==> v38 <==
// processor
module processor(clk,rst,ld,kernel,o_img_re,o_img_addr,i_img_data,
                 o_out_we,o_out_addr,o_out_data,o_complete);
make LEC_CHECK=0 CAP_MARGIN=20 CORE_MARGIN=2 CORE_UTILIZATION=71 CTS_CLUSTER_SIZE=42 GPL_TIMING_DRIVEN=1 HOLD_SLACK_MARGIN=0.28 MAX_ROUTING_LAYER=met5 PLACE_DENSITY=0.8 SLEW_MARGIN=20 TNS_END_PERCENT=75 finish   # period 7.23 ns
run.sh (not shown) runs the stock make flow with config.mk's settings and CLKGATE_MAP_FILE=.
==> v30 (differences from v38) <==
==> flow/config.mk (replaced) <==
export PLATFORM = sky130hd
export DESIGN_NAME = processor
export DESIGN_NICKNAME = processor
export VERILOG_FILES = /design/flow/design.v
export SDC_FILE = /design/flow/constraint.sdc
export NUM_CORES = 4
export LEC_CHECK = 0
export CAP_MARGIN = 20
export CORE_MARGIN = 2
export CORE_UTILIZATION = 72
export CTS_CLUSTER_SIZE = 43
export PLACE_DENSITY_LB_ADDON = 0.03
export SLEW_MARGIN = 20
==> flow/constraint.sdc (replaced) <==
create_clock -name core_clock -period 3.78 [get_ports {clk}]
set_input_delay 0.7560 -clock core_clock [delete_from_list [all_inputs] [get_ports {clk}]]
set_output_delay 0.7560 -clock core_clock [all_outputs]
set_load 0.01 [all_outputs]
==> v4 (differences from v38) <==
==> flow/config.mk (replaced) <==
export PLATFORM = sky130hd
export DESIGN_NAME = processor
export DESIGN_NICKNAME = processor
export VERILOG_FILES = /design/flow/design.v
export SDC_FILE = /design/flow/constraint.sdc
export NUM_CORES = 4
export LEC_CHECK = 0
export CAP_MARGIN = 20
export CORE_MARGIN = 2
export CORE_UTILIZATION = 25
export SLEW_MARGIN = 20
==> flow/constraint.sdc (replaced) <==
create_clock -name core_clock -period 9.18 [get_ports {clk}]
set_input_delay 1.8360 -clock core_clock [delete_from_list [all_inputs] [get_ports {clk}]]
set_output_delay 1.8360 -clock core_clock [all_outputs]
set_load 0.01 [all_outputs]
==> summary of the runs <==
- v38 did not get past 5_1_grt on GRT-0116. v4 ran to the end with no violations. v30 ended with an error in 5_1_grt with GRT-0116.
- Die size, lowest first: v30, v38, v4.
- Area after synthesis is the same in v4 and v38.
- Synthesized cell count is the same in v4 and v30.

==> inputs of run a <==
processor again, from the RTL that the note above started with.
make LEC_CHECK=0 CAP_MARGIN=5 CORE_MARGIN=2 CORE_UTILIZATION=66 CTS_CLUSTER_SIZE=42 GPL_TIMING_DRIVEN=1 HOLD_SLACK_MARGIN=0.28 MAX_ROUTING_LAYER=met5 SETUP_SLACK_MARGIN=1.55 SLEW_MARGIN=20 TNS_END_PERCENT=75 finish   # period 5.96 ns
==> run b: changes against run a <==
ABC_AREA = 1   (was default)
CAP_MARGIN = 40   (was 5)
CORE_ASPECT_RATIO = 0.5   (was default)
CORE_UTILIZATION = 72   (was 66)
CTS_CLUSTER_DIAMETER = 400   (was default)
CTS_CLUSTER_SIZE = 99   (was 42)
GPL_TIMING_DRIVEN = default   (was 1)
HOLD_SLACK_MARGIN = 0.29   (was 0.28)
MAX_ROUTING_LAYER = default   (was met5)
PLACE_DENSITY_LB_ADDON = 0.0   (was default)
SETUP_SLACK_MARGIN = 1.67   (was 1.55)
TNS_END_PERCENT = default   (was 75)
==> flow/constraint.sdc (replaced) <==
create_clock -name core_clock -period 5.69 [get_ports {clk}]
set_input_delay 1.1380 -clock core_clock [delete_from_list [all_inputs] [get_ports {clk}]]
set_output_delay 1.1380 -clock core_clock [all_outputs]
set_load 0.01 [all_outputs]
==> run c: changes against run a <==
CAP_MARGIN = 20   (was 5)
CORE_UTILIZATION = 57   (was 66)
CTS_CLUSTER_DIAMETER = 365   (was default)
CTS_CLUSTER_SIZE = 14   (was 42)
GPL_TIMING_DRIVEN = default   (was 1)
HOLD_SLACK_MARGIN = default   (was 0.28)
MAX_ROUTING_LAYER = default   (was met5)
SETUP_SLACK_MARGIN = default   (was 1.55)
TNS_END_PERCENT = default   (was 75)
==> flow/constraint.sdc (replaced) <==
create_clock -name core_clock -period 5.3 [get_ports {clk}]
set_input_delay 1.0600 -clock core_clock [delete_from_list [all_inputs] [get_ports {clk}]]
set_output_delay 1.0600 -clock core_clock [all_outputs]
set_load 0.01 [all_outputs]
==> qor summary <==
quantity	run c	run a	run b
Syn Std Cell Area	0.0893 sq mm	0.0893 sq mm	0.0973 sq mm
Top area contributor share	38.5%	38.5%	36.0%
Number of standard-cell rows in the floorplan	145	134	95
Core region area	0.156 sq mm	0.134 sq mm	0.134 sq mm
Compound-gate portion of the synthesized area	10.2%	10.2%	9.85%
Post-synthesis instance total	7279	7279	12200
Avg Cell Area, Syn	12.3 sq um	12.3 sq um	7.98 sq um
Portion of netlist area occupied by mux cells	16.2%	16.2%	0.226%
Die y size	400 microns	372 microns	264 microns
Half-perimeter wire length of the detailed placement result	246000 microns	256000 microns	273000 microns
Chip area in the Yosys report	0.0893 sq mm	0.0893 sq mm	0.0973 sq mm
Number of enable flip-flop cells	1144	1144	1168
Number of cells in the design after placement	10300	9839	14500
Fraction of synthesized cell area in xor and xnor cells	2.04%	2.04%	1.66%
Area fraction in full adders, half adders and majority gates	12.3%	12.3%	11.3%
Full die area	0.160 sq mm	0.138 sq mm	0.138 sq mm
Dpl ws	-2.09 ns	-1.80 ns	-1.33 ns
Number of synthesized register bits	1457	1457	1481
Library cells used by synthesis	102	102	66
Outcome	finished with violations	stopped before the end	stopped before the end
Failing step	-	global routing	global routing
Violated checks	setup timing	-	-
Effective utilization at floorplan	57.3%	66.7%	72.5%

==> 04-17: inputs <==
processor again, from the RTL that the note above started with.
// processor
module processor(clk,rst,ld,kernel,o_img_re,o_img_addr,i_img_data,
                 o_out_we,o_out_addr,o_out_data,o_complete);
input clk,rst,ld;
input [143:0] kernel;
output o_img_re;
output [16:0] o_img_addr;
input [7:0] i_img_data;
output o_out_we;
output [15:0] o_out_addr;
output [7:0] o_out_data;
output o_complete;
wire pc_ctrl_sig;
wire [31:0] new_pc,o_pc,o_instr;
wire [36:0] WB_DATA;
wire wb_en;
wire [2:0] o_ctrl_alu;
wire o_bse,o_rd_ctrl,o_en;
wire [5:0] o_funct;
wire [4:0] o_shift_amt;
wire [31:0] o_a,o_b,o_b_ex,o_se,o_aluout_ex,o_mem_data,o_aluout_mem;
wire [4:0] o_rd,o_rd_ex,o_rd_mem;
wire [2:0] o_ctrl_mux,o_ctrl_mux_ex;
wire complete;
assign o_complete = complete;
IF    instruction_fetch(clk,rst,ld,kernel,new_pc,pc_ctrl_sig,o_pc,o_instr,complete);
  ...
clock: 9.58 ns
lec_check: 0
abc_area: 1
cap_margin: 5
cell_pad_in_sites_detail_placement: 2
cell_pad_in_sites_global_placement: 2
core_aspect_ratio: 1.47
core_margin: 2
core_utilization: 40
gpl_routability_driven: 0
gpl_timing_driven: 0
max_routing_layer: met4
min_routing_layer: met2
place_density: 0.61
setup_slack_margin: 1.31
slew_margin: 20
tns_end_percent: 45
==> inputs of 11-15, as changes to 04-17 <==
==> flow/config.mk (replaced) <==
export PLATFORM = sky130hd
export DESIGN_NAME = processor
export DESIGN_NICKNAME = processor
export VERILOG_FILES = /design/flow/design.v
export SDC_FILE = /design/flow/constraint.sdc
export NUM_CORES = 4
export LEC_CHECK = 0
export ABC_AREA = 1
export CAP_MARGIN = 40
export CORE_ASPECT_RATIO = 0.5
export CORE_MARGIN = 2
export CORE_UTILIZATION = 72
export CTS_CLUSTER_DIAMETER = 400
export CTS_CLUSTER_SIZE = 99
export SETUP_SLACK_MARGIN = 1.67
export SLEW_MARGIN = 20
==> flow/constraint.sdc (replaced) <==
create_clock -name core_clock -period 5.69 [get_ports {clk}]
set_input_delay 1.1380 -clock core_clock [delete_from_list [all_inputs] [get_ports {clk}]]
set_output_delay 1.1380 -clock core_clock [all_outputs]
set_load 0.01 [all_outputs]
==> inputs of 03-24, as changes to 04-17 <==
==> flow/config.mk (replaced) <==
export PLATFORM = sky130hd
export DESIGN_NAME = processor
export DESIGN_NICKNAME = processor
export VERILOG_FILES = /design/flow/design.v
export SDC_FILE = /design/flow/constraint.sdc
export NUM_CORES = 4
export LEC_CHECK = 0
export ABC_AREA = 1
export CAP_MARGIN = 15
export CELL_PAD_IN_SITES_DETAIL_PLACEMENT = 2
export CELL_PAD_IN_SITES_GLOBAL_PLACEMENT = 3
export CORE_MARGIN = 2
export CORE_UTILIZATION = 30
export GPL_TIMING_DRIVEN = 0
export MAX_ROUTING_LAYER = met5
export MIN_ROUTING_LAYER = met1
export SETUP_SLACK_MARGIN = 0.99
export SLEW_MARGIN = 40
export TNS_END_PERCENT = 80
==> flow/constraint.sdc (replaced) <==
create_clock -name core_clock -period 11.0 [get_ports {clk}]
set_input_delay 2.2000 -clock core_clock [delete_from_list [all_inputs] [get_ports {clk}]]
set_output_delay 2.2000 -clock core_clock [all_outputs]
set_load 0.01 [all_outputs]
==> comparison table <==
                                                                    11-15           04-17        03-24
Number of post-CTS setup repair buffers                                57              26            0
Post-detailed-placement cell area                             106,000 µm²     108,000 µm²  111,000 µm²
Pre-Place Util                                                      72.5%           40.2%        30.1%
Final weighted congestion in routability-driven placement            1.17               -         1.02
Outcome                                                    did not finish  did not finish  timing/DRC/antenna clean
Failing step                                               global routing  global routing            -
Area of the core                                              134,000 µm²     242,000 µm²  323,000 µm²
Std cell rows                                                          95             219          209
Instance count after placement with tap cells included              14.5k           16.2k        17.4k
Die Height                                                         264 µm          602 µm       574 µm
Resized cells post-CTS                                                174             191            3
Average cell area after synthesis                                7.98 µm²        7.98 µm²     7.98 µm²
Number of CTS-inserted buffers                                         18             167          187
Final HPWL DP                                                      275 mm          526 mm       563 mm
Longest Clk Path Bufs                                                   3               4            4
Die ar.                                                       138,000 µm²     247,000 µm²  329,000 µm²
Width of the chip                                                  524 µm          411 µm       574 µm
Placement-stage worst setup slack                                -1.31 ns        -1.13 ns     0.652 ns
CTS H-tree depth                                                        1               4            4

==> ember <==
Starting RTL as in the previous note.
Design processor, start of the top module:
module processor(clk,rst,ld,kernel,o_img_re,o_img_addr,i_img_data,
                 o_out_we,o_out_addr,o_out_data,o_complete);
make LEC_CHECK=0 CAP_MARGIN=5 CORE_MARGIN=2 CORE_UTILIZATION=70 CTS_CLUSTER_SIZE=42 GPL_TIMING_DRIVEN=1 HOLD_SLACK_MARGIN=0.28 MAX_ROUTING_LAYER=met5 SLEW_MARGIN=20 TNS_END_PERCENT=75 finish   # period 5.96 ns
==> inputs of willow, as changes to ember <==
Settings changed: CAP_MARGIN 5 to 20, CORE_UTILIZATION 70 to 39, CTS_CLUSTER_SIZE 42 to default, GPL_TIMING_DRIVEN 1 to 0.
==> qor summary <==
quantity                                                                       willow                     ember
Final HPWL DP                                                               308600 µm                 260300 µm
Effective utilization at floorplan                                             0.3925                    0.7029
Number of core rows                                                               175                       131
Floorplan die area                                                         232800 µm²                130400 µm²
TritonCTS Buffers                                                                 156                       144
Resized cells post-CTS                                                            426                       169
Run status                                                 complete, but fails checks            did not finish
Failing step                                                                        -  global routing (5_1_grt)
Reasons for failing layout checks                                negative setup slack                         -
Final weighted congestion in routability-driven placement                       1.042                     1.094
Placed cell areas                                                           99330 µm²                 98840 µm²
Total instance count after detailed placement                                   11030                      9744
Die outline width                                                            482.5 µm                  361.1 µm
Setup slack after placement                                                 -3.450 ns                 -1.670 ns
Post-CTS Setup Inserts                                                            104                        47
Height of the die                                                            482.5 µm                  361.1 µm
Floorplan Core Area                                                        227500 µm²                127000 µm²

==> build 71: inputs <==
Starting RTL as in the previous note.
==> flow/config.mk <==
export PLATFORM = sky130hd
export DESIGN_NAME = processor
export DESIGN_NICKNAME = processor
export VERILOG_FILES = /design/flow/design.v
export SDC_FILE = /design/flow/constraint.sdc
export NUM_CORES = 4
export LEC_CHECK = 0
export CAP_MARGIN = 0
export CELL_PAD_IN_SITES_GLOBAL_PLACEMENT = 1
export CORE_MARGIN = 2
export CORE_UTILIZATION = 39
export CTS_CLUSTER_DIAMETER = 310
export CTS_CLUSTER_SIZE = 14
export GPL_ROUTABILITY_DRIVEN = 0
export GPL_TIMING_DRIVEN = 0
export HOLD_SLACK_MARGIN = 0.28
export MAX_ROUTING_LAYER = met5
export SLEW_MARGIN = 20
export TNS_END_PERCENT = 25
==> flow/constraint.sdc <==
create_clock -name core_clock -period 5.21 [get_ports {clk}]
set_input_delay 1.0420 -clock core_clock [delete_from_list [all_inputs] [get_ports {clk}]]
set_output_delay 1.0420 -clock core_clock [all_outputs]
set_load 0.01 [all_outputs]
==> build 52 (differences from build 71) <==
- CAP_MARGIN: 0 -> 20
- CELL_PAD_IN_SITES_GLOBAL_PLACEMENT: 1 -> not set
- CORE_UTILIZATION: 39 -> 40
- CTS_CLUSTER_DIAMETER: 310 -> not set
- CTS_CLUSTER_SIZE: 14 -> not set
- GPL_ROUTABILITY_DRIVEN: 0 -> not set
- GPL_TIMING_DRIVEN: 0 -> not set
- HOLD_SLACK_MARGIN: 0.28 -> not set
- MAX_ROUTING_LAYER: met5 -> not set
- TNS_END_PERCENT: 25 -> not set
==> flow/constraint.sdc (replaced) <==
create_clock -name core_clock -period 11.9 [get_ports {clk}]
set_input_delay 2.3800 -clock core_clock [delete_from_list [all_inputs] [get_ports {clk}]]
set_output_delay 2.3800 -clock core_clock [all_outputs]
set_load 0.01 [all_outputs]
==> out/results.ini <==
[finish]
finalInstanceArea_mm2=0.106

[timing]
skew_ns=0.137
final_hold_slack_ns=0.315
setup_viol=42
post-route-worst-setup-slack_ns=-2.56

[outcome]
outcome=failed layout checks
so.violations=negative setup slack

[place]
dpl_cell_area_mm2=0.0992

[global_routing]
antenna_found_initial=30
largest_net_degree_at_the_start_of_global_routing=91

[power]
share_of_total_power_in_combinational_logic_pct=9.2

Source of the figures above: build 71

==> out/results.ini <==
[outcome]
outcome=timing/DRC/antenna clean

[finish]
finalInstanceArea_mm2=0.102

[critical_path]
path_buffers=5

[timing]
post-route-worst-setup-slack_ns=3.03
final_hold_slack_ns=0.326
setup_viol=0
skew_ns=0.0523

[power]
share_of_total_power_in_combinational_logic_pct=7.4

[worst_hold_path]
min-delay-path-class=reg2reg

[global_routing]
largest_net_degree_at_the_start_of_global_routing=114

Source of the figures above: build 52


==> run B <==
processor again, from the RTL that the note above started with.
Settings: LEC_CHECK=0, CAP_MARGIN=20, CORE_MARGIN=2, CORE_UTILIZATION=68, CTS_CLUSTER_SIZE=14, GPL_TIMING_DRIVEN=1, HOLD_SLACK_MARGIN=0.28, MAX_ROUTING_LAYER=met5, SETUP_SLACK_MARGIN=-0.31, SLEW_MARGIN=20, TNS_END_PERCENT=75; clock period 3.64 ns.
==> inputs of run R, as changes to run B <==
CORE_UTILIZATION = 39   (was 68)
SETUP_SLACK_MARGIN = default   (was -0.31)
==> flow/constraint.sdc (replaced) <==
create_clock -name core_clock -period 5.44 [get_ports {clk}]
set_input_delay 1.0880 -clock core_clock [delete_from_list [all_inputs] [get_ports {clk}]]
set_output_delay 1.0880 -clock core_clock [all_outputs]
set_load 0.01 [all_outputs]
==> inputs of run F, as changes to run B <==
ABC_AREA = 1   (was default)
CAP_MARGIN = 15   (was 20)
CELL_PAD_IN_SITES_DETAIL_PLACEMENT = 2   (was default)
CELL_PAD_IN_SITES_GLOBAL_PLACEMENT = 3   (was default)
CORE_UTILIZATION = 67   (was 68)
CTS_CLUSTER_SIZE = default   (was 14)
GPL_TIMING_DRIVEN = 0   (was 1)
HOLD_SLACK_MARGIN = default   (was 0.28)
MIN_ROUTING_LAYER = met2   (was default)
PLACE_DENSITY_LB_ADDON = 0.17   (was default)
SETUP_SLACK_MARGIN = 0.99   (was -0.31)
SLEW_MARGIN = 40   (was 20)
TNS_END_PERCENT = 80   (was 75)
==> flow/constraint.sdc (replaced) <==
create_clock -name core_clock -period 11.0 [get_ports {clk}]
set_input_delay 2.2000 -clock core_clock [delete_from_list [all_inputs] [get_ports {clk}]]
set_output_delay 2.2000 -clock core_clock [all_outputs]
set_load 0.01 [all_outputs]
==> inputs of run Y, as changes to run B <==
CORE_UTILIZATION = 40   (was 68)
CTS_CLUSTER_SIZE = default   (was 14)
GPL_TIMING_DRIVEN = default   (was 1)
HOLD_SLACK_MARGIN = default   (was 0.28)
MAX_ROUTING_LAYER = default   (was met5)
SETUP_SLACK_MARGIN = default   (was -0.31)
TNS_END_PERCENT = default   (was 75)
==> flow/constraint.sdc (replaced) <==
create_clock -name core_clock -period 9.18 [get_ports {clk}]
set_input_delay 1.8360 -clock core_clock [delete_from_list [all_inputs] [get_ports {clk}]]
set_output_delay 1.8360 -clock core_clock [all_outputs]
set_load 0.01 [all_outputs]
==> qor summary <==
| quantity | run F | run R | run B | run Y |
|---|---|---|---|---|
| Outcome | stopped before the end | finished with violations | stopped before the end | timing/DRC/antenna clean |
| Stage where the flow stopped | global placement without I/O (3_1_place_gp_skip_io) | - | global routing (5_1_grt) | - |
| Violated checks | - | negative setup slack | - | - |
| PostCTS Resize Cnt | - | 111 | 257 | 0 |
| Clock-net power | - | 11.0 mW | - | 6.62 mW |
| Dpl cell area | - | 0.102 mm^2 | 0.106 mm^2 | 0.0966 mm^2 |
| Number of enable flip-flop cells | 1168 | 1144 | 1144 | 1144 |
| Power drawn by the combinational cells | - | 2.06 mW | - | 1.11 mW |
| Post-CTS Hold Fix Bufs | - | 0 | 0 | 0 |
| Worst min path class | - | register to register | - | register to register |
| Count of cell instances traversed by the critical path | - | 25 | - | 27 |
| Internal power contribution | - | 19.5 mW | - | 11.6 mW |
| Multiplexer fraction of the synthesized cell area | 0.226% | 16.2% | 16.2% | 16.2% |
| Count of routing violations after the opening detailed-route iteration | - | 8760 | - | 8656 |
| Share of final layout cell area taken by clock buffers and inverters | - | 4.87% | - | 5.26% |
| Effective utilization at floorplan | 67.7% | 39.2% | 68.7% | 40.2% |
| Setup slack after layout | - | -1.78 ns | - | 0.495 ns |
| Worst endpoint data arrival time | - | 7.90 ns | - | 9.31 ns |
| Antenna diode count | - | 9 | - | 8 |
| Reg2reg start | - | instruction_decode.o_bse | - | instruction_decode.o_bse |
| Tapcell Cnt | - | 3009 | - | 2975 |
| Routed met2 length | - | 160000 um | - | 150000 um |
| Switch share | - | 24.1% | - | 23.7% |
| Setup-violating endpoint count in the final report | - | 25 | - | 0 |
| Detailed Place HPWL | - | 264000 um | 276000 um | 241000 um |
Power figures rest on the tool's default switching activity, not on a simulated workload.
